### flow/design.v
module division(input clk, input rst, input start, input [31:0] dividendo, divisor,
                output [31:0] cociente, residuo, output done);
reg [31:0] shift_register;
reg [31:0] pre_divisor;
reg [31:0] cont;
reg idle;                       
reg done_r;                     
reg [15:0] resta, pre_cocido, res, cocido;
always @ (posedge clk) begin
  done_r <= 1'b0;
  if (rst) begin
    idle = 1'b1;
  end else if (idle) begin
    if (start) begin
      cont = 32'b0;
      shift_register = {8'b0, dividendo[15:0]};
      pre_cocido = 16'b0;
      pre_divisor = divisor;
      shift_register = shift_register << 1;
      cont = cont + 1'b1;
      idle = 1'b0;
    end
  end else begin
    if (cont < 5'd17) begin
      if (shift_register[31:16] < pre_divisor[15:0]) begin
        pre_cocido = pre_cocido << 1;
      end else begin
        resta = shift_register[31:16] - pre_divisor[15:0];
        pre_cocido = pre_cocido << 1;
        pre_cocido[0] = 1'b1;
        shift_register[31:16] = resta;
      end
      shift_register = shift_register << 1;
      cont = cont + 1'b1;
    end else begin
      cocido = pre_cocido;
      res = shift_register[31:16]>>1;
      idle = 1'b1;
      done_r <= 1'b1;
    end
  end
end
assign cociente = {16'b0, cocido};
assign residuo = {16'b0, res};
assign done = done_r;
endmodule
### flow/run.sh
#!/bin/bash
# the make line also repeats each setting of config.mk as NAME=value (left out here)
make -C /OpenROAD-flow-scripts/flow DESIGN_CONFIG=/design/flow/config.mk WORK_HOME=/design/flow/orfs CLKGATE_MAP_FILE= finish
### flow/config.mk
export PLATFORM = sky130hd
export DESIGN_NAME = division
export DESIGN_NICKNAME = division
export VERILOG_FILES = /design/flow/design.v
export SDC_FILE = /design/flow/constraint.sdc
export NUM_CORES = 4
export LEC_CHECK = 0
export ABC_AREA = 1
export CAP_MARGIN = 10
export CORE_MARGIN = 2
export CORE_UTILIZATION = 70
export CTS_CLUSTER_DIAMETER = 354
export CTS_CLUSTER_SIZE = 21
export HOLD_SLACK_MARGIN = 0.29
export PLACE_DENSITY = 0.6
export SETUP_SLACK_MARGIN = -0.25
export SLEW_MARGIN = 20
### flow/constraint.sdc
create_clock -name core_clock -period 5.13 [get_ports {clk}]
set_input_delay 1.0260 -clock core_clock [delete_from_list [all_inputs] [get_ports {clk}]]
set_output_delay 1.0260 -clock core_clock [all_outputs]
set_load 0.01 [all_outputs]
==> results of run 1 <==
[cell type report]
type / count / area [sq um] / share of cell area (%)
Clock buffer: 17 / 414 / 4.97
Clock inverter: 15 / 173 / 2.07
Inverter: 120 / 450 / 5.40
Multi-Input combinational cell: 506 / 2600 / 31.2
Sequential cell: 128 / 3820 / 45.9
Tap cell: 133 / 166 / 2.00
Timing Repair Buffer: 70 / 711 / 8.52
[routing by layer]
layer  vias up  GRT usage (%)  part of all wire (%)
met5         -              0                     0
met4         0           11.5                   2.9
met3        50           6.36                   8.8
met2       342           50.6                    50
met1      2503           37.5                    38
li1       2567              -                     -
[per-stage QoR]
step	total power [mW]	cell area, sq um
6_report	2.70	8340
5_1_grt	2.77	8340
4_1_cts	2.69	8310
3_5_place_dp	1.50	7720
3_3_place_gp	1.48	7720
2_1_floorplan	1.44	7200
==> Changelog: implementation, run 1 <==
### Implementation results

- Max_cap viols: 0
- DIE WIDTH: 105 microns
- Via count: 5462
- N_diodes: 0
- Drt initial violations: 553
- Main flop type: edfxtp_1
- Crit end category: register
- Syn avg cell area: roughly 9 sq um
- Ao+oa area frac: under 10%
- Net Sw Frac: 25.9%
- CTS Buffer Depth: 2
- Mux area share: 0%
- TritonCTS Buffers: 17
- Top Consumer: registers
- DRT Wirelength: 15800 microns
- Final layout net count: about 930
- Req. time, crit path: between 5000 and 6000 ps
- Buf/Inv on CP: 0
- Hold buffer count at cts: 0
- WHS Path Cells: 0
- Slew @ Worst Pin: around 1100 ps
- Status: finished clean
- Largest area contributor in the netlist: edfxtp_1
- First-pass GRT wire length: approximately 25000 microns
- Crit path capture: cont[13]
- Comb power: between 200 and 300 uW
- Reg2reg start: cont[19]
- Distinct cells, synth: ~43
- Core Rows: 36
- Worst Setup SP: cont[19]
- Seq share, synth: 54.0%
- Cells in synth_stat.txt: 767
- DRC: 0
- NetSw: 700 uW
- Slew HR: 29.2%
- Initial antenna violation count: 0
- Tmin final: 2920 ps
- Combinational share of power: 9.9%
- Die Height: 105 microns
- Filler Cells Inserted: 523
- Max-area cell share: 53.5%
- Via/cell ratio: 5.52
- Top area cell types: edfxtp_1 (53%), nand2_1 (11%), inv_1 (6.2%)
- Xor/xnor share: 1.36%
- Peak supply drop: 0.227 mV
- CTS sink cnt: around 130
- Synth Instances: roughly 770
- Final antenna-violating net count: 0
- Clock Power: about 1.2 mW
- Vias in the first global route: around 5300
- Cell Count, Final, Fillers Out: 989
- WP depth: 5
- CP Cell Sequence: nor2_1, nand3_1, nor4_1, nand3_1, nand2_4
- GRT overflow: 0
- Class of the worst hold path: reg2reg
- Mean routed wirelength per cell: 16.0 microns
- Final slew viol count: 0
- CP startpoint kind: register
- Min-delay src: pre_cocido[15]
- CP Class: reg2reg
- Lkg Pwr: ~3.5 nW
- Chip Area, Yosys: 7080 sq um
- CORE AREA: 9770 sq um
- I/O Buffers: between 60 and 70
- CTS H-tree lvls: 4
- Max incr delay on CP: 830 ps
- Worst reg2reg path depth: 5
- Clock Power Share: 44.7%
- Slowest cell on the critical path: nand2_4
- CTS tree: built
- GRT Total Usage: 29.7%
- Adder Area Share: 3.47%
- Die area: about 11000 sq um
- Final worst slack: 2210 ps
- Fin crit share: 56.9%
- Number of enable flip-flop cells: 126
- Final tally of setup violations: 0
- Cell Area, Synth: 7080 sq um
- Slack of the worst reg-to-reg path: between 2000 and 2500 ps
- # resized after CTS: 0
- Final core occ: between 80 and 90%
- Crit-path leading delay family: simple AND/OR/NAND/NOR gates
- Later-pin clock latency in the skew report: 530 ps
- Largest net degree at the start of global routing: 81
- #FFs+latches synth: 128
- Seq group: 1.23 mW
- Top-count cell post-synth: nand2_1
- OpenROAD warning count: 61
- Dpl hpwl: 10000 microns
- Top non-seq family: simple AND/OR/NAND/NOR gates
- Crit-path max FO: ~80
- Int Pwr: roughly 2.0 mW
- Drt pass-1 iters: 8
- RSZ-0062 raised after global routing: no
- PwrDens: 324 nW/um^2
- Most frequent cells after synthesis: nand2_1 (202), edfxtp_1 (126), inv_1 (117), nor2_1 (84), buf_4 (34)
- Achievable clock frequency: 342 MHz
- Worst Skew: 9.16 ps
- Root Driver: clkbuf_8
- Worst Hold Endpoint: cocido[15]
- Placement Setup Slack: roughly 1900 ps
- Hold Vio Cnt, Final: 0
- Worst EP arrival: 3070 ps
- Clock slew at reported path FFs: around 60 ps
- Io pins: 132
- Post-CTS Setup Bufs: 0
- RePlAce Congestion: a little over 0.9
- Area Growth Syn to Fin: 17.8%
- Reg-to-reg endpoint: cont[13]
- Async SR Flop Fraction: 0%
- Crit path top cell by count: nand3_1
- Synth Warn #: 1
- Setup TNS: 0 ps
- Post-Place Cells: between 900 and 1000
- Fp_density: between 70 and 80%
- Post-synthesis simple-gate area fraction: 25.4%
- Hold slack: between 400 and 500 ps
- Power share of the sequential group: between 40% and 50%
==> run 2: changes to the inputs <==
- ABC_AREA: 1 -> not set
- CAP_MARGIN: 10 -> 20
- CORE_UTILIZATION: 70 -> 29
- CTS_CLUSTER_DIAMETER: 354 -> not set
- CTS_CLUSTER_SIZE: 21 -> not set
- HOLD_SLACK_MARGIN: 0.29 -> not set
- SETUP_SLACK_MARGIN: -0.25 -> not set
- clock period: 5.13 -> 13.7 ns (I/O delays scaled with it)
==> Changelog: implementation, run 2 <==
### Implementation results

- Status: finished clean
- Dpl hpwl: 7420 microns (-26%)
- Final antenna-violating net count: 0 (unchanged)
- Req. time, crit path: 13750 ps (+8470 ps)
- Slack of the worst reg-to-reg path: 10560 ps (+8350 ps)
- Crit end category: register
- Die area: 22700 sq um (+110%)
- Worst reg2reg path depth: 10 (+5)
- Syn avg cell area: 12.9 sq um (+40%)
- Number of enable flip-flop cells: 126 (unchanged)
- Cell Area, Synth: 6240 sq um (-12%)
- RSZ-0062 raised after global routing: no
- Later-pin clock latency in the skew report: 420 ps (-110 ps)
- Largest area contributor in the netlist: edfxtp_1
- WP depth: 5 (unchanged)
- Worst Hold Endpoint: cocido[15]
- Slew HR: 31.2% (+2.0 points)
- Drt initial violations: 182 (-67%)
- Min-delay src: pre_cocido[15]
- Xor/xnor share: 5.48% (+4.1 points)
- GRT overflow: 0 (unchanged)
- Final worst slack: 8400 ps (+6190 ps)
- #FFs+latches synth: 128 (unchanged)
- WHS Path Cells: 0 (unchanged)
- Hold Vio Cnt, Final: 0 (unchanged)
- Via count: 3712 (-32%)
- Core Rows: 53 (+47%)
- PwrDens: 130 nW/um^2 (-60%)
- Combinational share of power: 8.0% (-1.9 points)
- CTS H-tree lvls: 4 (unchanged)
- Vias in the first global route: 3618 (-32%)
- Io pins: 132 (unchanged)
- Slew @ Worst Pin: 1030 ps (-29.5 ps)
- DIE WIDTH: 151 microns (+44%)
- Buf/Inv on CP: 3 (+3)
- Post-CTS Setup Bufs: 0 (unchanged)
- Ao+oa area frac: 4.91% (+0.42 points)
- Achievable clock frequency: about 190 MHz
- CTS tree: built
- Crit-path max FO: 61 (-24%)
- Worst Skew: 12.0 ps (+2.81 ps)
- Lkg Pwr: 2.70 nW (-24%)
- Max incr delay on CP: 920 ps (+90 ps)
- NetSw: 235 uW (-66%)
- Crit path capture: pre_cocido[10]
- Routing usage on met2: 15.9% (-35 points)
- I/O Buffers: 66 (unchanged)
- CORE AREA: 21100 sq um (+120%)
- Main flop type: edfxtp_1
- Total power: 992 uW (-63%)
- Cells in synth_stat.txt: 482 (-37%)
- Largest net degree at the start of global routing: 84 (+3.7%)
- Worst EP arrival: 5350 ps (+2280 ps)
- Seq group: 457 uW (-63%)
- CP Class: in2reg
- Power share of the sequential group: 46.0% (+0.6 points)
- Met3 Resource Use GR: 3.70% (-2.7 points)
- Crit-path leading delay family: buffers and inverters
- Mean routed wirelength per cell: 13.2 microns (-17%)
- Reg-to-reg endpoint: shift_register[31]
- Clock slew at reported path FFs: 60 ps (about the same)
- N_diodes: 0 (unchanged)
- Synth Instances: 482 (-37%)
- Comb power: 79.3 uW (-70%)
- Placement Setup Slack: 7880 ps (+6010 ps)
- Max-area cell share: 60.6% (+7.2 points)
- Reg2reg start: shift_register[16]
- Seq share, synth: 61.3% (+7.3 points)
- Setup TNS: 0 ps (unchanged)
- First-pass GRT wire length: 17700 microns (-30%)
- Die Height: 151 microns (+44%)
- Adder Area Share: 3.93% (+0.47 points)
- Clock Power: 456 uW (-62%)
- # resized after CTS: 0 (unchanged)
- Via/cell ratio: 4.40 (-20%)
- Hold buffer count at cts: 0 (unchanged)
- CP startpoint kind: input pin
- Worst Setup SP: rst
- Initial antenna violation count: 0 (unchanged)
- Most used routing layer: met2
- DRT Wirelength: 11200 microns (-29%)
- Drt pass-1 iters: 4 (-4)
- RePlAce Congestion: 0.815 (-11%)
- Tmin final: 5300 ps
- Async SR Flop Fraction: 0% (unchanged)
- Synth Warn #: 1 (unchanged)
- Int Pwr: 758 uW (-62%)
- CTS sink cnt: 128 (unchanged)
- DRC: 0 (unchanged)
- Area Growth Syn to Fin: 22.8%
- Final tally of setup violations: 0 (unchanged)
- Clock Power Share: 46.0% (+1.3 points)
- CP Cell Sequence: clkdlybuf4s50_1, and3b_1, a21oi_1, clkinv_2, buf_4
- Top Consumer: registers
- Final layout net count: 642 (-31%)
- Distinct cells, synth: 55 (+28%)
- GRT Total Usage: 10.2% (-20 points)
- OpenROAD warning count: 59 (-3.3%)
- Top non-seq family: simple AND/OR/NAND/NOR gates
- Top-count cell post-synth: edfxtp_1
- Most frequent cells after synthesis: edfxtp_1 (126), nor2_1 (48), buf_4 (33), xor2_1 (27), inv_1 (22)
- Chip Area, Yosys: 6240 sq um (-12%)
- Slowest cell on the critical path: and3b_1
- Final slew viol count: 0 (unchanged)
- Met1 usage: 13.1% (-24 points)
- Max_cap viols: 0 (unchanged)
- Class of the worst hold path: reg2reg
- Post-synthesis simple-gate area fraction: 12.7% (-13 points)
- CTS Buffer Depth: 2 (unchanged)
- Root Driver: clkbuf_16
- Fin crit share: 38.7% (-18 points)
- Fp_density: 29.6% (-43 points)
- Mux area share: 4.95% (+5.0 points)
- TritonCTS Buffers: 17 (unchanged)
- Net Sw Frac: 23.7% (-2.3 points)
- Peak supply drop: 0.0835 mV (-63%)
- Top area cell types: edfxtp_1 (61%), buf_4 (4.0%), xor2_1 (3.8%)
==> run 2: metrics by stage <==
| stage | area (sq um) | utilization, % | hold slack (ps) | std cells |
|---|---|---|---|---|
| finish | 7660 | 36.3 | 439 | 844 |
| CTS | 7660 | 36.3 | 442 | 844 |
| global route | 7660 | 36.3 | 450 | 844 |
| floorplan | 6360 | - | 400 | 514 |
| detailed placement | 7060 | 33.5 | 428 | 812 |
| global placement | 7060 | 33.5 | 422 | 812 |
==> run 2: layout make-up <==
type | count | area [sq um]
tap | 275 | 344
inverter | 23 | 87.6
multi-input combinational | 317 | 2120
clock buffer | 17 | 425
fill | 2042 | 13400
clock inverter | 15 | 173
sequential | 128 | 3820
timing repair buffer | 69 | 683
==> run 2: routing by layer <==
layer	share of wire [%]	wire (microns)
met2	47	5230
met1	47	5270
met5	0	0
met3	5.0	557
met4	1.1	120
==> run 3: changes to the inputs <==
- ABC_AREA: not set -> 1
- CAP_MARGIN: 20 -> 40
- CORE_UTILIZATION: 29 -> 72
- CTS_CLUSTER_DIAMETER: not set -> 94
- CTS_CLUSTER_SIZE: not set -> 10
- PLACE_DENSITY: 0.6 -> not set
- PLACE_DENSITY_LB_ADDON: not set -> 0.01
- SETUP_SLACK_MARGIN: not set -> 0.75
- clock period: 13.7 -> 2.55 ns (I/O delays scaled with it)
==> Changelog: implementation, run 3 <==
## Flow update

- Chip Area, Yosys: 7080 sq um (+13%)
- CTS Buffer Depth: 2 (unchanged)
- Fail Step: global routing (5_1_grt)
- Root Driver: clkbuf_8
- Synth Warn #: 1 (unchanged)
- Status: stopped before the end
- DIE WIDTH: 103 microns (-32%)
- Fp_density: 73.4% (+44 points)
- Cells in synth_stat.txt: 767 (+59%)
- CTS H-tree lvls: 4 (unchanged)
- Top area cell types: edfxtp_1 (53%), nand2_1 (11%), inv_1 (6.2%)
- Cell Area, Synth: 7080 sq um (+13%)
- Die area: 10600 sq um (-53%)
- Die Height: 103 microns (-32%)
- #FFs+latches synth: 128 (unchanged)
- Core Rows: 36 (-32%)
- CTS sink cnt: 128 (unchanged)
- TritonCTS Buffers: 17 (unchanged)
- Dpl hpwl: 11100 microns (+49%)
- Seq share, synth: 54.0% (-7.3 points)
- Async SR Flop Fraction: 0% (unchanged)
- Adder Area Share: 3.47% (-0.47 points)
- Io pins: 132 (unchanged)
- Syn avg cell area: 9.23 sq um (-29%)
- CORE AREA: 9640 sq um (-54%)
- RePlAce Congestion: 0.931 (+14%)
- Ao+oa area frac: 4.49% (-0.42 points)
- Tool error: [ERROR GRT-0232] Routing congestion too high. Check the congestion heatmap in the GUI.
- Top non-seq family: simple AND/OR/NAND/NOR gates
- Distinct cells, synth: 43 (-22%)
- Post-Place Cells: 963 (+19%)
- Number of enable flip-flop cells: 126 (unchanged)
- Synth Instances: 767 (+59%)
- GRT overflow: 475
- Placement Setup Slack: 265 ps (-7610 ps)
- Mux area share: 0% (-5.0 points)
- Post-synthesis simple-gate area fraction: 25.4% (+13 points)
- GRT Total Usage: 87.6%
- Xor/xnor share: 1.36% (-4.1 points)
- Largest area contributor in the netlist: edfxtp_1
- Most frequent cells after synthesis: nand2_1 (202), edfxtp_1 (126), inv_1 (117), nor2_1 (84), buf_4 (34)
- Hold buffer count at cts: 0 (unchanged)
- Max-area cell share: 53.5% (-7.2 points)
- Main flop type: edfxtp_1
- Top-count cell post-synth: nand2_1
- I/O Buffers: 66 (unchanged)
-- run 3: layer usage --
layer  overflow  GRT usage (%)
met5          0           14.9
met4        131           97.9
met3          7           65.0
met2        333            113
met1          4           81.9
-- run 3: timing repair --
item                       4_1_cts
cloned                           3
setup endpoints to repair      161
pin swaps                       10
setup buffers                   21
resized                         69
-- run 3: per-stage QoR --
| step | hold slack [ps] | area, sq um | power, mW |
|---|---|---|---|
| floorplan | 400 | 7270 | 2.89 |
| CTS | 425 | 8850 | 5.41 |
| detailed placement | 410 | 7870 | 3.04 |
| global placement | 406 | 7870 | 3.01 |
==> run 4: changes to the inputs <==
- CAP_MARGIN: 40 -> 20
- CORE_UTILIZATION: 72 -> 69
- CTS_CLUSTER_DIAMETER: 94 -> 354
- CTS_CLUSTER_SIZE: 10 -> 21
- HOLD_SLACK_MARGIN: not set -> 0.29
- PLACE_DENSITY_LB_ADDON: 0.01 -> 0.04
- SETUP_SLACK_MARGIN: 0.75 -> 1.48
- clock period: 2.55 -> 5.13 ns (I/O delays scaled with it)
==> Changelog: implementation, run 4 <==
### Implementation results

- Status: finished clean
- Slew @ Worst Pin: roughly 1100 ps
- Hold Vio Cnt, Final: 0
- Xor/xnor share: 1.36% (unchanged)
- Clock Power: 1.23 mW
- Combinational share of power: approximately a tenth
- DIE WIDTH: 105 microns (+2.1%)
- GRT Total Usage: 29.7%
- Synth Warn #: 1 (unchanged)
- Tmin final: 2980 ps
- Die Height: 105 microns (+2.1%)
- RSZ-0062 raised after global routing: no
- CTS tree: built
- NetSw: 685 uW
- Worst reg2reg path depth: 5
- Final core occ: between 80 and 90%
- Slowest cell on the critical path: nand2_4
- Later-pin clock latency in the skew report: 540 ps
- DRC: 0
- Net Sw Frac: around a quarter
- Worst Skew: between 6 and 7 ps
- CP Class: reg2reg
- Clock Power Share: 45.2%
- Top area cell types: edfxtp_1 (53%), nand2_1 (11%), inv_1 (6.2%)
- Max_cap viols: 0
- Core Rows: 36 (unchanged)
- Fin crit share: approximately three fifths
- Int Pwr: 2.04 mW
- Adder Area Share: 3.47% (unchanged)
- Min-delay src: pre_cocido[15]
- Slew HR: 27.1%
- Dpl hpwl: 9910 microns (-10%)
- CORE AREA: 9860 sq um (+2.3%)
- Peak supply drop: 0.265 mV
- Number of enable flip-flop cells: 126 (unchanged)
- Top-count cell post-synth: nand2_1
- Crit-path max FO: 80
- Slack of the worst reg-to-reg path: 2150 ps
- Crit-path leading delay family: simple AND/OR/NAND/NOR gates
- Mean routed wirelength per cell: ~17 microns
- Ao+oa area frac: 4.49% (unchanged)
- Crit path capture: shift_register[22]
- WP depth: 5
- Async SR Flop Fraction: 0% (unchanged)
- Hold buffer count at cts: 0 (unchanged)
- Drt initial violations: 497
- Syn avg cell area: 9.23 sq um (unchanged)
- Drt pass-1 iters: 5
- CTS Buffer Depth: 2 (unchanged)
- Final layout net count: approximately 930
- Root Driver: clkbuf_8
- Worst Setup SP: cont[18]
- Power share of the sequential group: 45.2%
- Main flop type: edfxtp_1
- Max-area cell share: 53.5% (unchanged)
- Top non-seq family: simple AND/OR/NAND/NOR gates
- DRT Wirelength: 16400 microns
- N_diodes: 0
- PwrDens: 327 nW/um^2
- Post-CTS Setup Bufs: 0 (-100%)
- Via count: 5576
- Comb power: 264 uW
- Seq group: 1.23 mW
- Final antenna-violating net count: 0
- OpenROAD warning count: 59
- Post-synthesis simple-gate area fraction: 25.4% (unchanged)
- Buf/Inv on CP: 0
- Final tally of setup violations: 0
- Final slew viol count: 0
- Crit end category: register
- Synth Instances: 767 (unchanged)
- Clock slew at reported path FFs: 60 ps
- Mux area share: 0% (unchanged)
- Via/cell ratio: approximately 5.6
- Chip Area, Yosys: 7080 sq um (unchanged)
- Cell Area, Synth: 7080 sq um (unchanged)
- Total power: between 2 and 3 mW
- CP Cell Sequence: nor2_1, nand3_1, nor4_1, nand3_1, nand2_4
- RePlAce Congestion: 0.933 (+0.24%)
- Top Consumer: registers
- # resized after CTS: 0 (-100%)
- Area Growth Syn to Fin: 17.9%
- TritonCTS Buffers: 17 (unchanged)
- Crit path top cell by count: nand3_1
- Initial antenna violation count: 0
- Req. time, crit path: 5290 ps
- Worst Hold Endpoint: cocido[15]
- Largest area contributor in the netlist: edfxtp_1
- Max incr delay on CP: 840 ps
- Distinct cells, synth: 43 (unchanged)
- Reg2reg start: cont[18]
- #FFs+latches synth: 128 (unchanged)
- Seq share, synth: 54.0% (unchanged)
- CTS sink cnt: 128 (unchanged)
- Vias in the first global route: 5290
- Cells in synth_stat.txt: 767 (unchanged)
- Worst EP arrival: 3140 ps
- CP startpoint kind: register
- Io pins: 132 (unchanged)
- Achievable clock frequency: between 300 and 400 MHz
- Largest net degree at the start of global routing: between 80 and 90
- Lkg Pwr: 3.54 nW
- Die area: 11100 sq um (+4.2%)
- WHS Path Cells: 0
- I/O Buffers: 66 (unchanged)
- Setup TNS: 0 ps
- First-pass GRT wire length: 25500 microns
- GRT overflow: 0
- Fp_density: 71.7% (-1.7 points)
- Class of the worst hold path: reg2reg
- CTS H-tree lvls: 4 (unchanged)
- Most frequent cells after synthesis: nand2_1 (202), edfxtp_1 (126), inv_1 (117), nor2_1 (84), buf_4 (34)
- Reg-to-reg endpoint: shift_register[22]
-- run 4: metrics by stage --
| stage | worst slack, ps | hold slack [ps] | instance area (sq um) | instances |
|---|---|---|---|---|
| finish | 2150 | 437 | 8340 | 988 |
| CTS | 2180 | 441 | 8310 | 987 |
| floorplan | 1790 | 400 | 7200 | 799 |
| detailed placement | 1860 | 425 | 7720 | 955 |
| global route | 1990 | 447 | 8340 | 988 |
| global placement | 1870 | 403 | 7720 | 955 |
-- run 4: cell type report --
cell class,instances,area [sq um]
Clock buffer,17,414
Clock inverter,15,183
Fill cell,542,1520
Inverter,120,450
Multi-Input combinational cell,506,2600
Sequential cell,128,3820
Tap cell,133,166
Timing Repair Buffer,69,703
-- run 4: routing by layer --
layer / vias to the layer above / routed length [microns] / GRT usage (%)
met4: 0 / 637 / 13.8
li1: 2566 / - / -
met2: 383 / 7780 / 48.0
met5: - / 0 / 0
met3: 70 / 1540 / 8.35
met1: 2557 / 6430 / 37.1
==> run 5: changes to the inputs <==
- CORE_ASPECT_RATIO: not set -> 1.35
- CORE_UTILIZATION: 69 -> 72
- CTS_CLUSTER_DIAMETER: 354 -> not set
- CTS_CLUSTER_SIZE: 21 -> 10
- HOLD_SLACK_MARGIN: 0.29 -> not set
- PLACE_DENSITY: not set -> 0.6
- PLACE_DENSITY_LB_ADDON: 0.04 -> not set
- SETUP_SLACK_MARGIN: 1.48 -> not set
- TNS_END_PERCENT: not set -> 5
- clock period: 5.13 -> 2.82 ns (I/O delays scaled with it)
==> Changelog: implementation, run 5 <==
### Implementation results

- Main flop type: edfxtp_1
- NetSw: 1.21 mW (+76%)
- GRT overflow: 0 (unchanged)
- Power share of the sequential group: 45.8% (+0.6 points)
- Cell Area, Synth: 7080 sq um (unchanged)
- Net Sw Frac: 24.8% (-0.33 points)
- Worst Hold Endpoint: cocido[15]
- Xor/xnor share: 1.36% (unchanged)
- Dpl hpwl: 11200 microns (+13%)
- Fin crit share: 93.2% (+35 points)
- Comb power: 511 uW (+94%)
- CORE AREA: 9670 sq um (-2.0%)
- Min-delay src: pre_cocido[15]
- WHS Path Cells: 0 (unchanged)
- Clock Power Share: 43.7% (-1.5 points)
- Hold buffer count at cts: 0 (unchanged)
- Clock slew at reported path FFs: 60 ps (about the same)
- Via/cell ratio: 5.70 (+1.0%)
- DIE WIDTH: 89.3 microns (-15%)
- Die Height: 119 microns (+13%)
- Seq share, synth: 54.0% (unchanged)
- Syn avg cell area: 9.23 sq um (unchanged)
- Synth Warn #: 1 (unchanged)
- Max incr delay on CP: 430 ps (-410 ps)
- Root Driver: clkbuf_16
- Crit end category: register
- CTS H-tree lvls: 4 (unchanged)
- Top area cell types: edfxtp_1 (53%), nand2_1 (11%), inv_1 (6.2%)
- First-pass GRT wire length: 26700 microns (+4.6%)
- Number of enable flip-flop cells: 126 (unchanged)
- Top-count cell post-synth: nand2_1
- Initial antenna violation count: 0 (unchanged)
- Fp_density: 73.2% (+1.4 points)
- Crit-path max FO: 18 (-78%)
- Status: finished clean
- Final tally of setup violations: 0 (unchanged)
- Area Growth Syn to Fin: 18.4%
- Slew HR: 47.1% (+20 points)
- Dpl cell area: 7780 sq um (+0.83%)
- Seq group: 2.23 mW (+81%)
- Post-CTS Setup Bufs: 0 (unchanged)
- Crit-path leading delay family: simple AND/OR/NAND/NOR gates
- Finished layout cell area: 8380 sq um (+0.47%)
- Cells in synth_stat.txt: 767 (unchanged)
- Buf/Inv on CP: 3 (+3)
- Mean routed wirelength per cell: 17.1 microns (+3.1%)
- Worst EP arrival: 2790 ps (-350 ps)
- CP Cell Sequence: inv_1, ha_1, fa_1, inv_1, nand3_2, nand2_2, nand2_2, nand2_4, nand2_4, nand2_4, inv_1, nor2_1, nor2_2
- GRT Total Usage: 33.4% (+3.8 points)
- Peak supply drop: 0.456 mV (+72%)
- Max-area cell share: 53.5% (unchanged)
- Distinct cells, synth: 43 (unchanged)
- Drt pass-1 iters: 9 (+4)
- RSZ-0062 raised after global routing: no
- N_diodes: 0 (unchanged)
- Final worst slack: 193 ps (-1950 ps)
- Hold slack: 445 ps (+8.17 ps)
- CP Class: reg2reg
- WP depth: 13 (+8)
- DRC: 0 (unchanged)
- Later-pin clock latency in the skew report: 420 ps (-120 ps)
- Top Consumer: registers
- Synth Instances: 767 (unchanged)
- Max_cap viols: 0 (unchanged)
- Largest area contributor in the netlist: edfxtp_1
- Final slew viol count: 0 (unchanged)
- Core Rows: 42 (+17%)
- #FFs+latches synth: 128 (unchanged)
- Worst Setup SP: shift_register[16]
- Drt initial violations: 554 (+11%)
- Clock Power: 2.13 mW (+73%)
- Lkg Pwr: 3.57 nW (+0.69%)
- CP startpoint kind: register
- Mux area share: 0% (unchanged)
- Hold Vio Cnt, Final: 0 (unchanged)
- Vias in the first global route: 5548 (+4.9%)
- Post-synthesis simple-gate area fraction: 25.4% (unchanged)
- Worst reg2reg path depth: 13 (+8)
- Reg-to-reg endpoint: shift_register[19]
- Die area: 10600 sq um (-3.9%)
- Most frequent cells after synthesis: nand2_1 (202), edfxtp_1 (126), inv_1 (117), nor2_1 (84), buf_4 (34)
- Req. time, crit path: 2990 ps (-2300 ps)
- TritonCTS Buffers: 17 (unchanged)
- CTS sink cnt: 128 (unchanged)
- Final layout net count: 935 (+0.75%)
- Crit path capture: shift_register[19]
- Slack of the worst reg-to-reg path: 190 ps (-1950 ps)
- CTS tree: built
- Worst Skew: 6.97 ps (+0.250 ps)
- Async SR Flop Fraction: 0% (unchanged)
- Combinational share of power: 10.5% (+0.8 points)
- DRT Wirelength: 17000 microns (+3.8%)
- Achievable clock frequency: 381 MHz (+14%)
- Slowest cell on the critical path: fa_1
- # resized after CTS: 0 (unchanged)
- Chip Area, Yosys: 7080 sq um (unchanged)
- Final antenna-violating net count: 0 (unchanged)
- Io pins: 132 (unchanged)
- RePlAce Congestion: 0.928 (-0.47%)
- PwrDens: 581 nW/um^2 (+78%)
- Cell Count, Final, Fillers Out: 994 (+0.61%)
- CTS Buffer Depth: 2 (unchanged)
- Int Pwr: 3.66 mW (+79%)
- Ao+oa area frac: 4.49% (unchanged)
- I/O Buffers: 66 (unchanged)
- OpenROAD warning count: 63 (+6.8%)
- Placement Setup Slack: 311 ps (-1550 ps)
- Largest net degree at the start of global routing: 44 (-46%)
- Adder Area Share: 3.47% (unchanged)
- Via count: 5667 (+1.6%)
- Class of the worst hold path: reg2reg
- Post-Place Cells: 961 (+0.63%)
- Tmin final: 2630 ps (-356 ps)
- Reg2reg start: shift_register[16]
- Top non-seq family: simple AND/OR/NAND/NOR gates
- Slew @ Worst Pin: 786 ps (-307 ps)
run 5: final cells by class:
class | count | area [sq um]
Sequential cell | 128 | 3820
Inverter | 120 | 450
Clock inverter | 13 | 139
Multi-Input combinational cell | 506 | 2600
Tap cell | 132 | 165
Clock buffer | 19 | 433
Fill cell | 481 | 1290
Timing Repair Buffer | 76 | 768
run 5: per-stage QoR:
step	power, mW	TNS, ps	util, %
5_1_grt	5.00	0	86.7
3_5_place_dp	2.74	0	80.5
4_1_cts	4.85	0	86.4
2_1_floorplan	2.61	-4520	-
3_3_place_gp	2.71	0	80.5
6_report	4.87	0	86.7
run 5: layer usage:
layer / global-route usage (%) / share of wire (%) / vias up
met1: 38.7 / 34 / 2605
met2: 56.0 / 51 / 377
met5: 0 / 0 / -
met3: 8.25 / 8.5 / 101
met4: 17.6 / 6.0 / 0
li1: - / - / 2584
==> run 6: changes to the inputs <==
- CAP_MARGIN: 20 -> 40
- CORE_ASPECT_RATIO: 1.35 -> not set
- CTS_CLUSTER_DIAMETER: not set -> 193
- CTS_CLUSTER_SIZE: 10 -> 95
- SETUP_SLACK_MARGIN: not set -> 0.53
- clock period: 2.82 -> 2.46 ns (I/O delays scaled with it)
==> Changelog: implementation, run 6 <==
### Implementation results

- Xor/xnor share: 1.36% (unchanged)
- Req. time, crit path: 2770 ps (-220 ps)
- Int Pwr: 4.24 mW (+16%)
- Fp_density: 73.4% (+0.23 points)
- Cells in synth_stat.txt: 767 (unchanged)
- Die Height: 103 microns (-13%)
- Mux area share: 0% (unchanged)
- Via/cell ratio: 6.29 (+10%)
- GRT overflow: 0 (unchanged)
- Peak supply drop: 0.548 mV (+20%)
- Final core occ: 92.7% (+6.1 points)
- Total power: 5.87 mW (+21%)
- PwrDens: 657 nW/um^2 (+13%)
- CTS Buffer Depth: 2 (unchanged)
- Achievable clock frequency: 387 MHz (+1.7%)
- Reg-to-reg endpoint: shift_register[31]
- Top Consumer: registers
- Seq share, synth: 54.0% (unchanged)
- Class of the worst hold path: reg2reg
- Final antenna-violating net count: 0 (unchanged)
- RePlAce Congestion: 0.903 (-2.7%)
- Largest area contributor in the netlist: edfxtp_1
- Comb power: 792 uW (+55%)
- Setup TNS: -123 ps (-123 ps)
- CTS H-tree lvls: 4 (unchanged)
- Crit path capture: shift_register[31]
- Main flop type: edfxtp_1
- Cell Area, Synth: 7080 sq um (unchanged)
- CP Cell Sequence: ha_4, nand2_2, inv_1, nand2_1, nand2_1, a21oi_1, nand2_2, nand2_2, nand3_2, nand2_1, inv_1
- Io pins: 132 (unchanged)
- Crit-path leading delay family: simple AND/OR/NAND/NOR gates
- Top non-seq family: simple AND/OR/NAND/NOR gates
- Largest net degree at the start of global routing: 35 (-20%)
- Comb area: 2870 sq um (+10%)
- DRT Wirelength: 24100 microns (+42%)
- OpenROAD warning count: 64 (+1.6%)
- CORE AREA: 9640 sq um (-0.31%)
- WP depth: 11 (-2)
- Min-delay src: pre_cocido[15]
- Area Growth Syn to Fin: 26.3%
- Via count: 6460 (+14%)
- Reg2reg start: shift_register[28]
- Worst Setup SP: shift_register[28]
- Worst Hold Endpoint: cocido[15]
- Status: failed layout checks
- Hold slack: 419 ps (-26.2 ps)
- WHS Path Cells: 0 (unchanged)
- Die area: 10600 sq um (about the same)
- Core Rows: 36 (-14%)
- Power share of the sequential group: 43.6% (-2.2 points)
- Worst reg2reg path depth: 11 (-2)
- Final slew viol count: 0 (unchanged)
- CTS sink cnt: 128 (unchanged)
- NetSw: 1.63 mW (+35%)
- DIE WIDTH: 103 microns (+15%)
- Later-pin clock latency in the skew report: 560 ps (+140 ps)
- Clock Power: 2.52 mW (+18%)
- Max_cap viols: 0 (unchanged)
- Worst Skew: 11.6 ps (+4.58 ps)
- Worst EP arrival: 2900 ps (+110 ps)
- Fin crit share: 105% (+12 points)
- Tmin final: 2580 ps (-44.0 ps)
- CTS tree: built
- Adder Area Share: 3.47% (unchanged)
- Vias in the first global route: 5907 (+6.5%)
- Number of enable flip-flop cells: 126 (unchanged)
- Syn avg cell area: 9.23 sq um (unchanged)
- Hold Vio Cnt, Final: 0 (unchanged)
- Root Driver: clkbuf_8
- Drt initial violations: 735 (+33%)
- Slack of the worst reg-to-reg path: -120 ps (-320 ps)
- Max incr delay on CP: 500 ps (+70 ps)
- CP Class: reg2reg
- CP startpoint kind: register
- Net Sw Frac: 27.8% (+2.9 points)
- Filler Cells Inserted: 315 (-35%)
- #FFs+latches synth: 128 (unchanged)
- Dpl hpwl: 10500 microns (-6.0%)
- Combinational share of power: 13.5% (+3.0 points)
- Distinct cells, synth: 43 (unchanged)
- Clock Power Share: 42.9% (-0.8 points)
- GRT Total Usage: 38.9% (+5.5 points)
- Seq group: 2.56 mW (+15%)
- Initial antenna violation count: 1 (+1)
- Crit-path max FO: 5 (-13)
- SO Faults: setup timing
- Post-synthesis simple-gate area fraction: 25.4% (unchanged)
- Most frequent cells after synthesis: nand2_1 (202), edfxtp_1 (126), inv_1 (117), nor2_1 (84), buf_4 (34)
- N_diodes: 0 (unchanged)
- Slowest cell on the critical path: edfxtp_1
- Clock slew at reported path FFs: 70 ps (about the same)
- Crit end category: register
- Async SR Flop Fraction: 0% (unchanged)
- Synth Warn #: 1 (unchanged)
- First-pass GRT wire length: 30000 microns (+12%)
- Final layout net count: 967 (+3.4%)
- DRC: 0 (unchanged)
- RSZ-0062 raised after global routing: yes
- TritonCTS Buffers: 17 (unchanged)
- Final tally of setup violations: 1 (+1)
- Total area of sequential cells: 3820 sq um (about the same)
- Synth Instances: 767 (unchanged)
- Drt pass-1 iters: 16 (+7)
- Lkg Pwr: 3.78 nW (+5.9%)
- Top area cell types: edfxtp_1 (53%), nand2_1 (11%), inv_1 (6.2%)
- Top-count cell post-synth: nand2_1
- I/O Buffers: 66 (unchanged)
- Mean routed wirelength per cell: 23.5 microns (+37%)
- Final worst slack: -123 ps (-316 ps)
- Ao+oa area frac: 4.49% (unchanged)
- Chip Area, Yosys: 7080 sq um (unchanged)
- Buf/Inv on CP: 2 (-1)
- Max-area cell share: 53.5% (unchanged)
-- run 6: layer usage --
| metal | up-vias | global-route usage (%) | wire [microns] |
|---|---|---|---|
| met5 | - | 0 | 0 |
| met4 | 0 | 23.6 | 2400 |
| met3 | 252 | 13.1 | 3100 |
| met2 | 648 | 64.6 | 11100 |
| met1 | 2914 | 43.4 | 7580 |
| li1 | 2646 | - | - |
-- run 6: cell type report --
cell class | count | share of cell area, %
sequential | 128 | 42.8
multi-input combinational | 506 | 32.1
timing repair buffer | 108 | 11.8
inverter | 120 | 5.08
clock buffer | 17 | 4.63
tap | 133 | 1.86
clock inverter | 15 | 1.79
-- run 6: stage by stage --
stage	area (sq um)	worst slack [ps]	instances
global route	8940	-111	1027
global placement	7860	236	963
detailed placement	7860	192	963
finish	8940	-123	1027
floorplan	7260	477	799
CTS	8610	297	1009
-- run 6: timing repair --
action                     CTS  global route
resized                     13            42
setup endpoints to repair  101           157
buffers inserted            13            18
hold buffers                 0             0
cloned                       1             0
pin swaps                   11            14
==> run 7: changes to the inputs <==
- CAP_MARGIN: 40 -> 20
- CORE_UTILIZATION: 72 -> 57
- CTS_CLUSTER_DIAMETER: 193 -> not set
- CTS_CLUSTER_SIZE: 95 -> not set
- SETUP_SLACK_MARGIN: 0.53 -> not set
- TNS_END_PERCENT: 5 -> not set
- clock period: 2.46 -> 4.79 ns (I/O delays scaled with it)
==> Changelog: implementation, run 7 <==
### Implementation results

- CP Cell Sequence: nor2_1, nand3_1, nor4_1, nand3_1, nand2_8
- Clock slew at reported path FFs: 60 ps (about the same)
- CP startpoint kind: register
- Drt initial violations: 307 (-58%)
- Cell Area, Synth: 7080 sq um (unchanged)
- Req. time, crit path: 4840 ps (+2070 ps)
- Clock Power Share: 47.0% (+4.1 points)
- Worst EP arrival: 2770 ps (-130 ps)
- GRT overflow: 0 (unchanged)
- Dpl cell area: 7760 sq um (-1.2%)
- Drt pass-1 iters: 5 (-11)
- Post-synthesis simple-gate area fraction: 25.4% (unchanged)
- Total area of sequential cells: 3820 sq um (about the same)
- Mux area share: 0% (unchanged)
- Fin crit share: 56.8% (-48 points)
- Final tally of setup violations: 0 (-1)
- Lkg Pwr: 3.57 nW (-5.5%)
- Reg2reg start: cont[19]
- Int Pwr: 2.31 mW (-46%)
- Cells in synth_stat.txt: 767 (unchanged)
- DRC: 0 (unchanged)
- Seq share, synth: 54.0% (unchanged)
- Top-count cell post-synth: nand2_1
- Slew HR: between 20% and 30%
- Worst Hold Endpoint: cocido[15]
- CTS tree: built
- WP depth: 5 (-6)
- Mean routed wirelength per cell: 13.2 microns (-44%)
- Clock Power: 1.40 mW (-44%)
- Vias in the first global route: 4842 (-18%)
- Filler Cells Inserted: 930 (+200%)
- Crit path top cell by count: nand3_1
- Status: finished clean
- Comb power: 265 uW (-67%)
- Post-CTS Setup Bufs: 0 (-13)
- Hold slack: 419 ps (-0.219 ps)
- Chip Area, Yosys: 7080 sq um (unchanged)
- Root Driver: clkbuf_16
- Finished layout cell area: 8440 sq um (-5.6%)
- Net Sw Frac: 22.6% (-5.2 points)
- Largest net degree at the start of global routing: 81 (+130%)
- Seq group: 1.32 mW (-48%)
- Later-pin clock latency in the skew report: 420 ps (-140 ps)
- Hold buffer count at cts: 0 (unchanged)
- Top area cell types: edfxtp_1 (53%), nand2_1 (11%), inv_1 (6.2%)
- GRT Total Usage: 22.0% (-17 points)
- Achievable clock frequency: 367 MHz (-5.1%)
- Setup TNS: 0 ps (+123 ps)
- Fp_density: 58.7% (-15 points)
- Area Growth Syn to Fin: 19.3%
- Worst reg2reg path depth: 5 (-6)
- I/O Buffers: 66 (unchanged)
- Reg-to-reg endpoint: pre_cocido[6]
- OpenROAD warning count: 61 (-4.7%)
- Comb area: 2610 sq um (-9.1%)
- CTS H-tree lvls: 4 (unchanged)
- Dpl hpwl: 9320 microns (-12%)
- CTS sink cnt: 128 (unchanged)
- Final antenna-violating net count: 0 (unchanged)
- Largest area contributor in the netlist: edfxtp_1
- CTS Buffer Depth: 2 (unchanged)
- Via/cell ratio: 4.96 (-21%)
- Core Rows: 40 (+11%)
- TritonCTS Buffers: 17 (unchanged)
- # resized after CTS: 0 (-13)
- Async SR Flop Fraction: 0% (unchanged)
- Top Consumer: the clock network
- Initial antenna violation count: 0 (-1)
- PwrDens: 353 nW/um^2 (-46%)
- Synth Instances: 767 (unchanged)
- Worst Setup SP: cont[19]
- #FFs+latches synth: 128 (unchanged)
- Top non-seq family: simple AND/OR/NAND/NOR gates
- RePlAce Congestion: 0.918 (+1.6%)
- Max_cap viols: 0 (unchanged)
- Min-delay src: pre_cocido[15]
- Crit-path leading delay family: simple AND/OR/NAND/NOR gates
- CP Class: reg2reg
- NetSw: 674 uW (-59%)
- Class of the worst hold path: reg2reg
- Most frequent cells after synthesis: nand2_1 (202), edfxtp_1 (126), inv_1 (117), nor2_1 (84), buf_4 (34)
- Slowest cell on the critical path: nor4_1
- Main flop type: edfxtp_1
- Distinct cells, synth: 43 (unchanged)
- Hold Vio Cnt, Final: 0 (unchanged)
- Final layout net count: 928 (-4.0%)
- Number of enable flip-flop cells: 126 (unchanged)
- Slew @ Worst Pin: 1080 ps
- Xor/xnor share: 1.36% (unchanged)
- Die area: 13300 sq um (+25%)
- Final worst slack: 2070 ps (+2190 ps)
- First-pass GRT wire length: 22500 microns (-25%)
- Adder Area Share: 3.47% (unchanged)
- Max incr delay on CP: 690 ps (+190 ps)
- Max-area cell share: 53.5% (unchanged)
- Buf/Inv on CP: 0 (-2)
- N_diodes: 0 (unchanged)
- Die Height: 115 microns (+12%)
- Ao+oa area frac: 4.49% (unchanged)
- Placement Setup Slack: 1530 ps (+1340 ps)
- Syn avg cell area: 9.23 sq um (unchanged)
- Crit-path max FO: 80 (+75)
- Worst Skew: 5.81 ps (-5.74 ps)
- DIE WIDTH: 115 microns (+12%)
- CORE AREA: 12100 sq um (+25%)
- Synth Warn #: 1 (unchanged)
- RSZ-0062 raised after global routing: no
- Tmin final: 2720 ps (+138 ps)
- WHS Path Cells: 0 (unchanged)
- Crit path capture: pre_cocido[6]
- Peak supply drop: 0.454 mV (-17%)
- Via count: 5073 (-21%)
- Final slew viol count: 0 (unchanged)
- Combinational share of power: 8.9% (-4.6 points)
- Power share of the sequential group: 44.2% (+0.6 points)
- Slack of the worst reg-to-reg path: 2070 ps (+2190 ps)
- Final core occ: 70.0% (-23 points)
- DRT Wirelength: 13500 microns (-44%)
- Crit end category: register
- Io pins: 132 (unchanged)
run 7: stage by stage:
step | std cells | total power, mW
floorplan | 799 | 1.54
global placement | 990 | 1.59
detailed placement | 990 | 1.60
CTS | 1022 | 3.00
global route | 1023 | 3.10
finish | 1023 | 2.98
run 7: cell type report:
class	count	share of cell area (%)
Sequential cell	128	45.3
Clock inverter	14	2.54
Tap cell	168	2.49
Clock buffer	18	5.09
Multi-Input combinational cell	506	30.9
Inverter	120	5.34
Timing Repair Buffer	69	8.33
run 7: layer usage:
layer	global-route usage [%]	vias up	part of all wire (%)
met5	0	-	0
met4	9.48	0	2.4
met3	6.12	27	5.1
met2	33.2	142	45
met1	30.0	2335	47
li1	-	2569	-
==> run 8: changes to the inputs <==
- ABC_AREA: 1 -> not set
- CORE_UTILIZATION: 57 -> 40
- CTS_CLUSTER_DIAMETER: not set -> 397
- CTS_CLUSTER_SIZE: not set -> 99
- SETUP_SLACK_MARGIN: not set -> 2.94
- clock period: 4.79 -> 10.0 ns (I/O delays scaled with it)
==> Changelog: implementation, run 8 <==
### Implementation results

- Number of enable flip-flop cells: 126 (unchanged)
- Largest net degree at the start of global routing: 84 (+3.7%)
- Final layout net count: 642 (-31%)
- Clock slew at reported path FFs: 50 ps (about the same)
- Final antenna-violating net count: 0 (unchanged)
- CP Cell Sequence: clkdlybuf4s50_1, and3b_1, a21oi_1, inv_2, buf_4
- Setup TNS: 0 ps (unchanged)
- CORE AREA: 15200 sq um (+26%)
- Max incr delay on CP: 840 ps (+150 ps)
- Max-area cell share: 60.6% (+7.2 points)
- Io pins: 132 (unchanged)
- Distinct cells, synth: 55 (+28%)
- Hold buffer count at cts: 0 (unchanged)
- Die area: 16600 sq um (+25%)
- Most frequent cells after synthesis: edfxtp_1 (126), nor2_1 (48), buf_4 (33), xor2_1 (27), inv_1 (22)
- Syn avg cell area: 12.9 sq um (+40%)
- Ao+oa area frac: 4.91% (+0.42 points)
- Drt initial violations: 159 (-48%)
- Min-delay src: pre_cocido[15]
- Via/cell ratio: 4.84 (-2.5%)
- Clock Power Share: 45.3% (-1.7 points)
- Filler Cells Inserted: 1358 (+46%)
- Drt pass-1 iters: 4 (-1)
- RePlAce Congestion: 0.811 (-12%)
- Dpl hpwl: 7080 microns (-24%)
- DRT Wirelength: 10900 microns (-19%)
- Tmin final: 4370 ps
- DRC: 0 (unchanged)
- Reg-to-reg endpoint: shift_register[22]
- Max_cap viols: 0 (unchanged)
- Achievable clock frequency: between 200 and 250 MHz
- Clock Power: 609 uW (-57%)
- Area Growth Syn to Fin: 20.9%
- Status: finished clean
- WHS Path Cells: 0 (unchanged)
- Fp_density: 41.0% (-18 points)
- Via count: 3661 (-28%)
- Top Consumer: registers
- NetSw: 279 uW (-59%)
- Total power: 1.34 mW (-55%)
- GRT Total Usage: 13.9% (-8.1 points)
- Synth Instances: 482 (-37%)
- Lkg Pwr: 2.70 nW (-24%)
- Buf/Inv on CP: 3 (+3)
- RSZ-0062 raised after global routing: no
- Later-pin clock latency in the skew report: 410 ps (about the same)
- Slew HR: 30.5% (+2.9 points)
- GRT overflow: 0 (unchanged)
- Seq share, synth: 61.3% (+7.3 points)
- Post-CTS Setup Bufs: 0 (unchanged)
- Power share of the sequential group: 46.6% (+2.4 points)
- Cell Area, Synth: 6240 sq um (-12%)
- Final slew viol count: 0 (unchanged)
- OpenROAD warning count: 59 (-3.3%)
- Final tally of setup violations: 0 (unchanged)
- WP depth: 5 (unchanged)
- #FFs+latches synth: 128 (unchanged)
- CTS Buffer Depth: 2 (unchanged)
- Xor/xnor share: 5.48% (+4.1 points)
- Placement Setup Slack: 5110 ps (+3570 ps)
- Synth Warn #: 1 (unchanged)
- Mux area share: 4.95% (+5.0 points)
- Fin crit share: 43.7% (-13 points)
- Req. time, crit path: 10030 ps (+5190 ps)
- Root Driver: clkbuf_16
- Worst EP arrival: 4400 ps (+1630 ps)
- Combinational share of power: 8.0% (-0.9 points)
- DIE WIDTH: 129 microns (+12%)
- Initial antenna violation count: 0 (unchanged)
- Crit-path leading delay family: buffers and inverters
- Top area cell types: edfxtp_1 (61%), buf_4 (4.0%), xor2_1 (3.8%)
- Chip Area, Yosys: 6240 sq um (-12%)
- Hold Vio Cnt, Final: 0 (unchanged)
- Vias in the first global route: 3598 (-26%)
- Async SR Flop Fraction: 0% (unchanged)
- Slowest cell on the critical path: and3b_1
- CP startpoint kind: input pin
- Adder Area Share: 3.93% (+0.47 points)
- Class of the worst hold path: reg2reg
- Final worst slack: 5630 ps (+3560 ps)
- Post-Place Cells: 725 (-27%)
- Cell Count, Final, Fillers Out: 757 (-26%)
- Mean routed wirelength per cell: 14.4 microns (+9.2%)
- N_diodes: 0 (unchanged)
- Worst reg2reg path depth: 9 (+4)
- Slack of the worst reg-to-reg path: 6810 ps (+4740 ps)
- Slew @ Worst Pin: 1040 ps (-42.8 ps)
- Post-synthesis simple-gate area fraction: 12.7% (-13 points)
- Main flop type: edfxtp_1
- Peak supply drop: 0.102 mV (-77%)
- Int Pwr: 1.06 mW (-54%)
- Crit-path max FO: 79 (-1.3%)
- TritonCTS Buffers: 17 (unchanged)
- CTS H-tree lvls: 4 (unchanged)
- Largest area contributor in the netlist: edfxtp_1
- Worst Hold Endpoint: cocido[15]
- Top-count cell post-synth: edfxtp_1
- Total area of sequential cells: 3820 sq um (unchanged)
- Seq group: 626 uW (-53%)
- Die Height: 129 microns (+12%)
- Top non-seq family: simple AND/OR/NAND/NOR gates
- Reg2reg start: pre_divisor[0]
- PwrDens: 178 nW/um^2 (-50%)
- Crit end category: register
- CP Class: in2reg
- Cells in synth_stat.txt: 482 (-37%)
- CTS sink cnt: 128 (unchanged)
- # resized after CTS: 0 (unchanged)
- I/O Buffers: 66 (unchanged)
- Crit path capture: cont[16]
- Core Rows: 45 (+13%)
- CTS tree: built
- Worst Setup SP: rst
- Net Sw Frac: 20.8% (-1.8 points)
- Comb power: 108 uW (-59%)
- First-pass GRT wire length: 17700 microns (-21%)
- Hold slack: 432 ps (+13.6 ps)
- Comb area: 2120 sq um (-19%)
- Worst Skew: 10.0 ps (+4.23 ps)
[run 8: per-stage QoR]
step,utilization [%],instance area [sq um]
after floorplan,-,6360
after global placement,45.7,6950
after detailed placement,45.7,6950
after CTS,49.6,7540
after global routing,49.6,7540
final,49.6,7540
[run 8: layout make-up]
type | count | share of cell area (%)
Clock buffer | 27 | 6.80
Clock inverter | 5 | 1.03
Inverter | 23 | 1.14
Multi-Input combinational cell | 317 | 28.1
Sequential cell | 128 | 50.7
Tap cell | 188 | 3.12
Timing Repair Buffer | 69 | 9.06
[run 8: metal layers]
layer	global-route usage, %	up-vias	wire (microns)
li1	-	1814	-
met1	16.6	1771	4800
met2	23.7	64	5600
met3	4.16	12	395
met4	5.37	0	141
met5	0	-	0
==> run 9: changes to the inputs <==
- ABC_AREA: not set -> 0
- CORE_UTILIZATION: 40 -> 64
- CTS_CLUSTER_DIAMETER: 397 -> 239
- CTS_CLUSTER_SIZE: 99 -> 32
- PLACE_DENSITY: 0.6 -> 0.78
- SETUP_SLACK_MARGIN: 2.94 -> not set
- SLEW_MARGIN: 20 -> 35
- clock period: 10.0 -> 4.61 ns (I/O delays scaled with it)
==> Changelog: implementation, run 9 <==
### Implementation results

- Hold slack: 425 ps (-6.78 ps)
- Lkg Pwr: 2.70 nW (-0.21%)
- Final layout net count: 643 (+0.16%)
- NetSw: 664 uW (+140%)
- CP startpoint kind: register
- Class of the worst hold path: reg2reg
- Setup TNS: 0 ps (unchanged)
- Fp_density: 65.0% (+24 points)
- CORE AREA: 9590 sq um (-37%)
- Top Consumer: registers
- Drt initial violations: 224 (+41%)
- RSZ-0062 raised after global routing: no
- Die Height: 103 microns (-20%)
- CTS H-tree lvls: 4 (unchanged)
- Adder Area Share: 3.93% (unchanged)
- Largest area contributor in the netlist: edfxtp_1
- Distinct cells, synth: 55 (unchanged)
- Status: finished clean
- Via count: 3743 (+2.2%)
- Met3 Resource Use GR: 6.31% (+2.1 points)
- DRT Wirelength: 10400 microns (-4.5%)
- Slack of the worst reg-to-reg path: 1740 ps (-5070 ps)
- DIE WIDTH: 103 microns (-20%)
- Via/cell ratio: 5.32 (+10%)
- Core Rows: 36 (-20%)
- Worst Hold Endpoint: cocido[15]
- Comb power: 238 uW (+120%)
- GRT Total Usage: 20.9% (+7.0 points)
- #FFs+latches synth: 128 (unchanged)
- OpenROAD warning count: 59 (unchanged)
- Max incr delay on CP: 540 ps (-300 ps)
- Number of enable flip-flop cells: 126 (unchanged)
- Crit end category: register
- CP Cell Sequence: inv_1, ha_1, fa_1, nand2b_1, a21oi_2, nor3b_2, o21bai_2, o22a_2, mux2i_1, nor2_1
- Top area cell types: edfxtp_1 (61%), buf_4 (4.0%), xor2_1 (3.8%)
- Slowest cell on the critical path: o22a_2
- Top non-seq family: simple AND/OR/NAND/NOR gates
- DRC: 0 (unchanged)
- Crit path capture: shift_register[27]
- Post-synthesis simple-gate area fraction: 12.7% (unchanged)
- Slew @ Worst Pin: 660 ps (-382 ps)
- Vias in the first global route: 3431 (-4.6%)
- Io pins: 132 (unchanged)
- RePlAce Congestion: 0.835 (+2.9%)
- Most frequent cells after synthesis: edfxtp_1 (126), nor2_1 (48), buf_4 (33), xor2_1 (27), inv_1 (22)
- Final tally of setup violations: 0 (unchanged)
- CTS tree: built
- Mux area share: 4.95% (unchanged)
- Combinational share of power: 8.3% (+0.3 points)
- Top-count cell post-synth: edfxtp_1
- Dpl hpwl: 6650 microns (-6.1%)
- Crit-path leading delay family: AND-OR/OR-AND gates
- Reg-to-reg endpoint: shift_register[27]
- Async SR Flop Fraction: 0% (unchanged)
- Syn avg cell area: 12.9 sq um (unchanged)
- Worst EP arrival: 3100 ps (-1300 ps)
- Most used routing layer: met2
- Xor/xnor share: 5.48% (unchanged)
- Post-CTS Setup Bufs: 0 (unchanged)
- Worst Skew: 9.58 ps (-0.461 ps)
- Synth Instances: 482 (unchanged)
- Largest net degree at the start of global routing: 84 (unchanged)
- Met1 usage: 29.0% (+12 points)
- First-pass GRT wire length: 16600 microns (-6.4%)
- Clock Power Share: 44.7% (-0.6 points)
- Area Growth Syn to Fin: 20.0%
- Fin crit share: 62.2% (+19 points)
- Final slew viol count: 0 (unchanged)
- Chip Area, Yosys: 6240 sq um (unchanged)
- Buf/Inv on CP: 1 (-2)
- Max-area cell share: 60.6% (unchanged)
- Hold buffer count at cts: 0 (unchanged)
- Clock Power: 1.29 mW (+110%)
- CTS Buffer Depth: 2 (unchanged)
- WHS Path Cells: 0 (unchanged)
- Ao+oa area frac: 4.91% (unchanged)
- # resized after CTS: 0 (unchanged)
- Drt pass-1 iters: 4 (unchanged)
- Reg2reg start: shift_register[16]
- PwrDens: 385 nW/um^2 (+120%)
- Mean routed wirelength per cell: 14.8 microns (+2.8%)
- Min-delay src: pre_cocido[15]
- Worst Setup SP: shift_register[16]
- Achievable clock frequency: 349 MHz
- TritonCTS Buffers: 17 (unchanged)
- Peak supply drop: 0.288 mV (+180%)
- Synth Warn #: 1 (unchanged)
- Clock slew at reported path FFs: 60 ps (about the same)
- Routing usage on met2: 31.6% (+7.9 points)
- Final antenna-violating net count: 0 (unchanged)
- Seq group: 1.36 mW (+120%)
- Tmin final: 2870 ps
- N_diodes: 0 (unchanged)
- Hold Vio Cnt, Final: 0 (unchanged)
- GRT overflow: 0 (unchanged)
- CTS sink cnt: 128 (unchanged)
- Root Driver: clkbuf_8
- Slew HR: 56.0% (+25 points)
- Net Sw Frac: 23.0% (+2.2 points)
- Crit-path max FO: 18 (-77%)
- Main flop type: edfxtp_1
- Initial antenna violation count: 0 (unchanged)
- Power share of the sequential group: 47.1% (+0.5 points)
- I/O Buffers: 66 (unchanged)
- Die area: 10600 sq um (-36%)
- CP Class: reg2reg
- Worst reg2reg path depth: 10 (+1)
- Req. time, crit path: 4840 ps (-5190 ps)
- Cells in synth_stat.txt: 482 (unchanged)
- Max_cap viols: 0 (unchanged)
- Cell Area, Synth: 6240 sq um (unchanged)
- WP depth: 10 (+5)
- Int Pwr: 2.22 mW (+110%)
- Later-pin clock latency in the skew report: 510 ps (+100 ps)
- Seq share, synth: 61.3% (unchanged)
[run 9: area by class of cell]
cell class	instances	area, sq um
multi-input combinational	317	2120
clock inverter	14	156
sequential	128	3820
inverter	23	86.3
fill	594	2110
tap	133	166
clock buffer	18	418
timing repair buffer	70	707
[run 9: layer usage]
metal	part of all wire [%]	wire (microns)
met1	46	4810
met2	46	4830
met3	6.3	661
met4	1.2	129
met5	0	0
[run 9: per-stage QoR]
| step | cells | power, mW | cell area, sq um | setup slack (ps) | utilization, % |
|---|---|---|---|---|---|
| floorplan | 514 | 1.56 | 6360 | 1040 | - |
| global placement | 671 | 1.61 | 6900 | 1480 | 72.0 |
| detailed placement | 671 | 1.62 | 6910 | 1580 | 72.0 |
| CTS | 703 | 2.91 | 7480 | 1720 | 78.0 |
| global route | 703 | 2.99 | 7480 | 1570 | 78.0 |
| finish | 703 | 2.88 | 7480 | 1740 | 78.0 |
==> run 10: changes to the inputs <==
- CAP_MARGIN: 20 -> 5
- CORE_UTILIZATION: 64 -> 40
- CTS_CLUSTER_DIAMETER: 239 -> 95
- CTS_CLUSTER_SIZE: 32 -> not set
- GPL_ROUTABILITY_DRIVEN: not set -> 1
- GPL_TIMING_DRIVEN: not set -> 0
- MAX_ROUTING_LAYER: not set -> met4
- MIN_ROUTING_LAYER: not set -> met1
- PLACE_DENSITY: 0.78 -> not set
- SETUP_SLACK_MARGIN: not set -> -0.16
- TNS_END_PERCENT: not set -> 60
- clock period: 4.61 -> 2.94 ns (I/O delays scaled with it)
==> Changelog: implementation, run 10 <==
### Implementation results

- Max incr delay on CP: 420 ps (-120 ps)
- Combinational share of power: 9.3% (+1.0 points)
- Net Sw Frac: 21.5% (-1.5 points)
- Slowest cell on the critical path: fa_1
- First-pass GRT wire length: 18600 microns (+12%)
- Worst Setup SP: pre_divisor[0]
- Via count: 3886 (+3.8%)
- Top non-seq family: simple AND/OR/NAND/NOR gates
- Met1 usage: 18.2% (-11 points)
- Distinct cells, synth: 55 (unchanged)
- Total area of sequential cells: 3820 sq um (about the same)
- CTS tree: built
- Dpl hpwl: 8200 microns (+23%)
- Final antenna-violating net count: 0 (unchanged)
- Met3 Resource Use GR: 4.20% (-2.1 points)
- Filler Cells Inserted: 1298 (+120%)
- CTS H-tree lvls: 4 (unchanged)
- Drt pass-1 iters: 4 (unchanged)
- CP Class: reg2reg
- Fp_density: 41.0% (-24 points)
- Synth Instances: 482 (unchanged)
- CORE AREA: 15200 sq um (+58%)
- Cells in synth_stat.txt: 482 (unchanged)
- Status: finished clean
- Largest area contributor in the netlist: edfxtp_1
- Routing usage on met2: 24.3% (-7.3 points)
- #FFs+latches synth: 128 (unchanged)
- Main flop type: edfxtp_1
- Int Pwr: 3.62 mW (+63%)
- Ao+oa area frac: 4.91% (unchanged)
- Xor/xnor share: 5.48% (unchanged)
- Achievable clock frequency: 369 MHz (+5.8%)
- WP depth: 11 (+1)
- Post-CTS Setup Bufs: 0 (unchanged)
- Via/cell ratio: 4.82 (-9.4%)
- Worst reg2reg path depth: 11 (+1)
- OpenROAD warning count: 59 (unchanged)
- N_diodes: 0 (unchanged)
- Initial antenna violation count: 0 (unchanged)
- NetSw: 993 uW (+50%)
- Top Consumer: registers
- Die area: 16600 sq um (+57%)
- Syn avg cell area: 12.9 sq um (unchanged)
- Top-count cell post-synth: edfxtp_1
- Crit-path leading delay family: adder cells
- Worst EP arrival: 2850 ps (-250 ps)
- Lkg Pwr: 2.93 nW (+8.6%)
- WHS Path Cells: 0 (unchanged)
- Reg-to-reg endpoint: shift_register[23]
- Final slew viol count: 0 (unchanged)
- CTS Buffer Depth: 2 (unchanged)
- Crit end category: register
- Clock slew at reported path FFs: 50 ps (about the same)
- Largest net degree at the start of global routing: 28 (-67%)
- Most frequent cells after synthesis: edfxtp_1 (126), nor2_1 (48), buf_4 (33), xor2_1 (27), inv_1 (22)
- Finished layout cell area: 7950 sq um (+6.2%)
- Die Height: 129 microns (+25%)
- Slack of the worst reg-to-reg path: 230 ps (-1510 ps)
- Dpl cell area: 7360 sq um (+6.6%)
- Chip Area, Yosys: 6240 sq um (unchanged)
- Synth Warn #: 1 (unchanged)
- Comb power: 430 uW (+81%)
- Buf/Inv on CP: 2 (+1)
- Root Driver: clkbuf_16
- Peak supply drop: 0.434 mV (+51%)
- Mean routed wirelength per cell: 14.4 microns (-2.7%)
- Min-delay src: pre_cocido[15]
- Area Growth Syn to Fin: 27.4%
- Most used routing layer: met2
- Drt initial violations: 269 (+20%)
- Worst Skew: 7.17 ps (-2.41 ps)
- Number of enable flip-flop cells: 126 (unchanged)
- RSZ-0062 raised after global routing: no
- Top area cell types: edfxtp_1 (61%), buf_4 (4.0%), xor2_1 (3.8%)
- Crit path capture: shift_register[23]
- Seq group: 2.13 mW (+57%)
- Slew @ Worst Pin: 713 ps (+53.2 ps)
- Final layout net count: 691 (+7.5%)
- Final tally of setup violations: 0 (unchanged)
- TritonCTS Buffers: 17 (unchanged)
- Max_cap viols: 0 (unchanged)
- Core Rows: 45 (+25%)
- Fin crit share: 92.3% (+30 points)
- Worst Hold Endpoint: cocido[15]
- Final worst slack: 228 ps (-1510 ps)
- Req. time, crit path: 3080 ps (-1760 ps)
- RePlAce Congestion: 0.901 (+7.9%)
- Adder Area Share: 3.93% (unchanged)
- Vias in the first global route: 3760 (+9.6%)
- Class of the worst hold path: reg2reg
- PwrDens: 581 nW/um^2 (+51%)
- CP Cell Sequence: ha_1, fa_1, nand2b_1, a21oi_2, nor3b_2, o21bai_2, o22a_1, buf_6, buf_8, mux2i_1, nor2_1
- CP startpoint kind: register
- Comb area: 2140 sq um (+0.53%)
- I/O Buffers: 66 (unchanged)
- Clock Power: 2.06 mW (+60%)
- Seq share, synth: 61.3% (unchanged)
- Reg2reg start: pre_divisor[0]
- Max-area cell share: 60.6% (unchanged)
- Placement Setup Slack: -466 ps (-2050 ps)
- Cell Area, Synth: 6240 sq um (unchanged)
- Tmin final: 2710 ps (-157 ps)
- CTS sink cnt: 128 (unchanged)
- DRT Wirelength: 11600 microns (+12%)
- Mux area share: 4.95% (unchanged)
- Crit-path max FO: 10 (-8)
- Hold Vio Cnt, Final: 0 (unchanged)
- Later-pin clock latency in the skew report: 410 ps (-100 ps)
- DIE WIDTH: 129 microns (+25%)
- Clock Power Share: 44.6% (about the same)
- Slew HR: 52.5% (-3.5 points)
- DRC: 0 (unchanged)
- Async SR Flop Fraction: 0% (unchanged)
- Io pins: 132 (unchanged)
- Post-synthesis simple-gate area fraction: 12.7% (unchanged)
- GRT Total Usage: 15.1% (-5.8 points)
- Power share of the sequential group: 46.1% (-1.0 points)
- GRT overflow: 0 (unchanged)
## run 10: per-stage QoR
step	TNS (ps)	hold WS, ps	util [%]	total power [mW]	instances
final	0	436	52.3	4.61	806
after detailed placement	-22040	426	48.4	2.59	774
after global routing	0	452	52.3	4.79	806
after CTS	-2690	439	52.2	4.66	806
after global placement	-119850	404	47.8	2.58	768
after floorplan	0	400	-	2.44	514
## run 10: layout make-up
| class | count | share of cell area [%] |
|---|---|---|
| plain buffers | 46 | 4.16 |
| clock buffers | 20 | 5.49 |
| clock inverters | 12 | 1.79 |
| inverters | 23 | 1.13 |
| multi-input cells | 317 | 26.9 |
| flip-flops and latches | 128 | 48.1 |
| well taps | 188 | 2.96 |
| repair buffers | 72 | 9.48 |
## run 10: repair_timing
action	CTS	global route
gates resized	0	1
endpoints found under the setup margin	0	27
hold buffers	0	0
hold endpoints to repair	0	0
## run 10: layer usage
metal  part of all wire (%)  wire length [microns]
met2                     52                   6100
met1                     43                   4980
met4                   0.67                     78
met3                    4.2                    484
met5                      0                      0
Power and IR drop assume default switching activity.
